==> inputs of run a <==
==> flow/design.v (excerpt) <==
module matrix_mul(
    input wire clk,
    input wire reset,
    input wire start,
    input wire [8:0][7:0] matrix_a,
    input wire [8:0][7:0] matrix_b,
    output reg [8:0][15:0] result,
    output reg done
);
reg [3:0] state;
reg [3:0] i, j, k;
reg [15:0] sum;
localparam IDLE = 4'd0, MULTIPLY = 4'd1, DONE = 4'd2;
always @(posedge clk or posedge reset) begin
    if (reset) begin
        state <= IDLE;
        done <= 0;
        i <= 0;
        j <= 0;
        k <= 0;
        sum <= 0;
    end else begin
        case (state)
            IDLE: begin
                if (start) begin
                    state <= MULTIPLY;
                    i <= 0;
                    j <= 0;
                    k <= 0;
                    sum <= 0;
                    done <= 0;
                end
            end
            MULTIPLY: begin
                if (k == 3) begin
                    result[i*3 + j] <= sum;
                    sum <= 0;
                    k <= 0;
                    if (j == 2) begin
                        j <= 0;
                        if (i == 2) begin
                            state <= DONE;
                        end else begin
                            i <= i + 1;
                        end
                    end else begin
                        j <= j + 1;
                    end
  ...
export LEC_CHECK = 0
export CAP_MARGIN = 0
export CELL_PAD_IN_SITES_GLOBAL_PLACEMENT = 0
export CORE_MARGIN = 8
export CORE_UTILIZATION = 40
export CTS_CLUSTER_DIAMETER = 31
export SETUP_SLACK_MARGIN = 1.51
export SLEW_MARGIN = 15
create_clock -name core_clock -period 10.0 [get_ports {clk}]
run.sh (not shown) runs the stock make flow with config.mk's settings and CLKGATE_MAP_FILE=.
==> run b: changes against run a <==
- CAP_MARGIN: 0 -> 5
- CELL_PAD_IN_SITES_DETAIL_PLACEMENT: unset -> 2
- CORE_ASPECT_RATIO: unset -> 1.14
- CORE_UTILIZATION: 40 -> 71
- CTS_CLUSTER_DIAMETER: 31 -> 163
- CTS_CLUSTER_SIZE: unset -> 87
- TNS_END_PERCENT: unset -> 65
==> run c: changes against run a <==
- CAP_MARGIN: 0 -> 25
- CELL_PAD_IN_SITES_GLOBAL_PLACEMENT: 0 -> unset
- CORE_ASPECT_RATIO: unset -> 1.86
- CORE_MARGIN: 8 -> 2
- CORE_UTILIZATION: 40 -> 55
- CTS_CLUSTER_DIAMETER: 31 -> 376
- CTS_CLUSTER_SIZE: unset -> 80
- HOLD_SLACK_MARGIN: unset -> -0.07
- SETUP_SLACK_MARGIN: 1.51 -> 1.97
- SLEW_MARGIN: 15 -> 5
- TNS_END_PERCENT: unset -> 15
==> qor summary <==
metric                                                                    run c                      run b                    run a
Number of endpoints failing setup at the final stage                          0                          -                        0
Count of cell instances traversed by the critical path                       21                          -                       25
Count of non-filler cells in the finished layout                          1,517                          -                    1,642
Net count of the finished layout                                          1,503                          -                    1,498
Clk_skew                                                             0.01237 ns                          -               0.01994 ns
Worst path most repeated cell                                              fa_1                          -                     fa_1
Run status                                              complete, no violations  aborted with a tool error  complete, no violations
Last stage reached                                                            -               3_5_place_dp                        -
Wire length of the first global-routing pass                          47,550 µm                          -                53,120 µm
Tally of filler cells in the layout                                       1,542                          -                    2,663
OpenROAD warning count                                                       35                          -                       32
Setup repair after global routing missed its margin                       false                          -                    false
DR vias                                                                   8,585                          -                    8,512
Placeable core region                                               0.02185 mm²                0.01697 mm²              0.03035 mm²
Number of max-slew violations in the final report                             0                          -                        0
CTS tree                                                                  built                          -                    built
Sequential cells                                                            176                          -                      176
Slew @ Worst Pin                                                       1.014 ns                          -                 1.143 ns
Share of cell area taken by multi-input logic gates                      40.64%                          -                   40.44%
Hold Worst Slack                                                      0.4896 ns                          -                0.5041 ns
Instance count along the most critical hold path                              1                          -                        1

* * *

==> job 8529 <==
==> flow/design.v <==
module matrix_mul(
    input wire clk,
    input wire reset,
    input wire start,
    input wire [8:0][7:0] matrix_a,
    input wire [8:0][7:0] matrix_b,
    output reg [8:0][15:0] result,
    output reg done
);
reg [3:0] state;
reg [3:0] i, j, k;
reg [15:0] sum;
localparam IDLE = 4'd0, MULTIPLY = 4'd1, DONE = 4'd2;
always @(posedge clk or posedge reset) begin
    if (reset) begin
        state <= IDLE;
        done <= 0;
        i <= 0;
        j <= 0;
        k <= 0;
        sum <= 0;
    end else begin
        case (state)
            IDLE: begin
                if (start) begin
                    state <= MULTIPLY;
                    i <= 0;
                    j <= 0;
                    k <= 0;
                    sum <= 0;
                    done <= 0;
                end
            end
            MULTIPLY: begin
                if (k == 3) begin
                    result[i*3 + j] <= sum;
                    sum <= 0;
                    k <= 0;
                    if (j == 2) begin
                        j <= 0;
                        if (i == 2) begin
                            state <= DONE;
                        end else begin
                            i <= i + 1;
                        end
                    end else begin
                        j <= j + 1;
                    end
                end else begin
                    sum <= sum + matrix_a[i*3 + k] * matrix_b[k*3 + j];
                    k <= k + 1;
                end
            end
            DONE: begin
                done <= 1;
                state <= IDLE;
            end
        endcase
    end
end
endmodule
==> flow/run.sh <==
#!/bin/bash
# the make line also repeats each setting of config.mk as NAME=value (left out here)
make -C /OpenROAD-flow-scripts/flow DESIGN_CONFIG=/design/flow/config.mk WORK_HOME=/design/flow/orfs CLKGATE_MAP_FILE= finish
==> flow/config.mk <==
export PLATFORM = sky130hd
export DESIGN_NAME = matrix_mul
export DESIGN_NICKNAME = matrix_mul
export VERILOG_FILES = /design/flow/design.v
export SDC_FILE = /design/flow/constraint.sdc
export NUM_CORES = 4
export LEC_CHECK = 0
export ABC_AREA = 1
export CAP_MARGIN = 10
export CORE_ASPECT_RATIO = 0.81
export CORE_MARGIN = 8
export CORE_UTILIZATION = 27
export CTS_CLUSTER_DIAMETER = 387
export GPL_TIMING_DRIVEN = 1
export HOLD_SLACK_MARGIN = 0.03
export PLACE_DENSITY = 0.6
export SLEW_MARGIN = 20
export TNS_END_PERCENT = 60
==> flow/constraint.sdc <==
create_clock -name core_clock -period 5.05 [get_ports {clk}]
set_input_delay 1.0100 -clock core_clock [delete_from_list [all_inputs] [get_ports {clk}]]
set_output_delay 1.0100 -clock core_clock [all_outputs]
set_load 0.01 [all_outputs]
==> inputs of job 9323, as changes to job 8529 <==
Settings changed: ABC_AREA 1 to default, CAP_MARGIN 10 to 20, CORE_ASPECT_RATIO 0.81 to default, CORE_MARGIN 8 to 2, CORE_UTILIZATION 27 to 66, CTS_CLUSTER_DIAMETER 387 to default, GPL_TIMING_DRIVEN 1 to default, HOLD_SLACK_MARGIN 0.03 to default, PLACE_DENSITY 0.6 to default, TNS_END_PERCENT 60 to 70.
==> flow/constraint.sdc (replaced) <==
create_clock -name core_clock -period 6.67 [get_ports {clk}]
set_input_delay 1.3340 -clock core_clock [delete_from_list [all_inputs] [get_ports {clk}]]
set_output_delay 1.3340 -clock core_clock [all_outputs]
set_load 0.01 [all_outputs]
==> out/results.ini <==
[die]
die_h_um = 140
core_region_area_sq_um = 18100

[status]
lastStage = global routing
error_line = [ERROR GRT-0232] Routing congestion too high. Check the congestion heatmap in the GUI.
status = aborted with a tool error

[yosys]
simple_gate_share = 0.0812
netlist_area_sq_um = 12200
synth.top_cell.area_share = 0.354
postSynthAreaPerCell_sq_um = 12.7

[place]
pre_cts_slack_ns = -0.441
placed_area_sq_um = 15900

(the above is from job 9323)
==> out/results.ini <==
[status]
status = finished with violations
violations = setup timing

[timing]
setup_viol = 13
setup_slack_ns = -1.03

[die]
core_region_area_sq_um = 46500
die_h_um = 212

[yosys]
synth.top_cell.area_share = 0.339
simple_gate_share = 0.249
postSynthAreaPerCell_sq_um = 8.78
netlist_area_sq_um = 12800

[place]
pre_cts_slack_ns = -1.58

[finish]
largest_class = combinational gates

(the above is from job 8529)
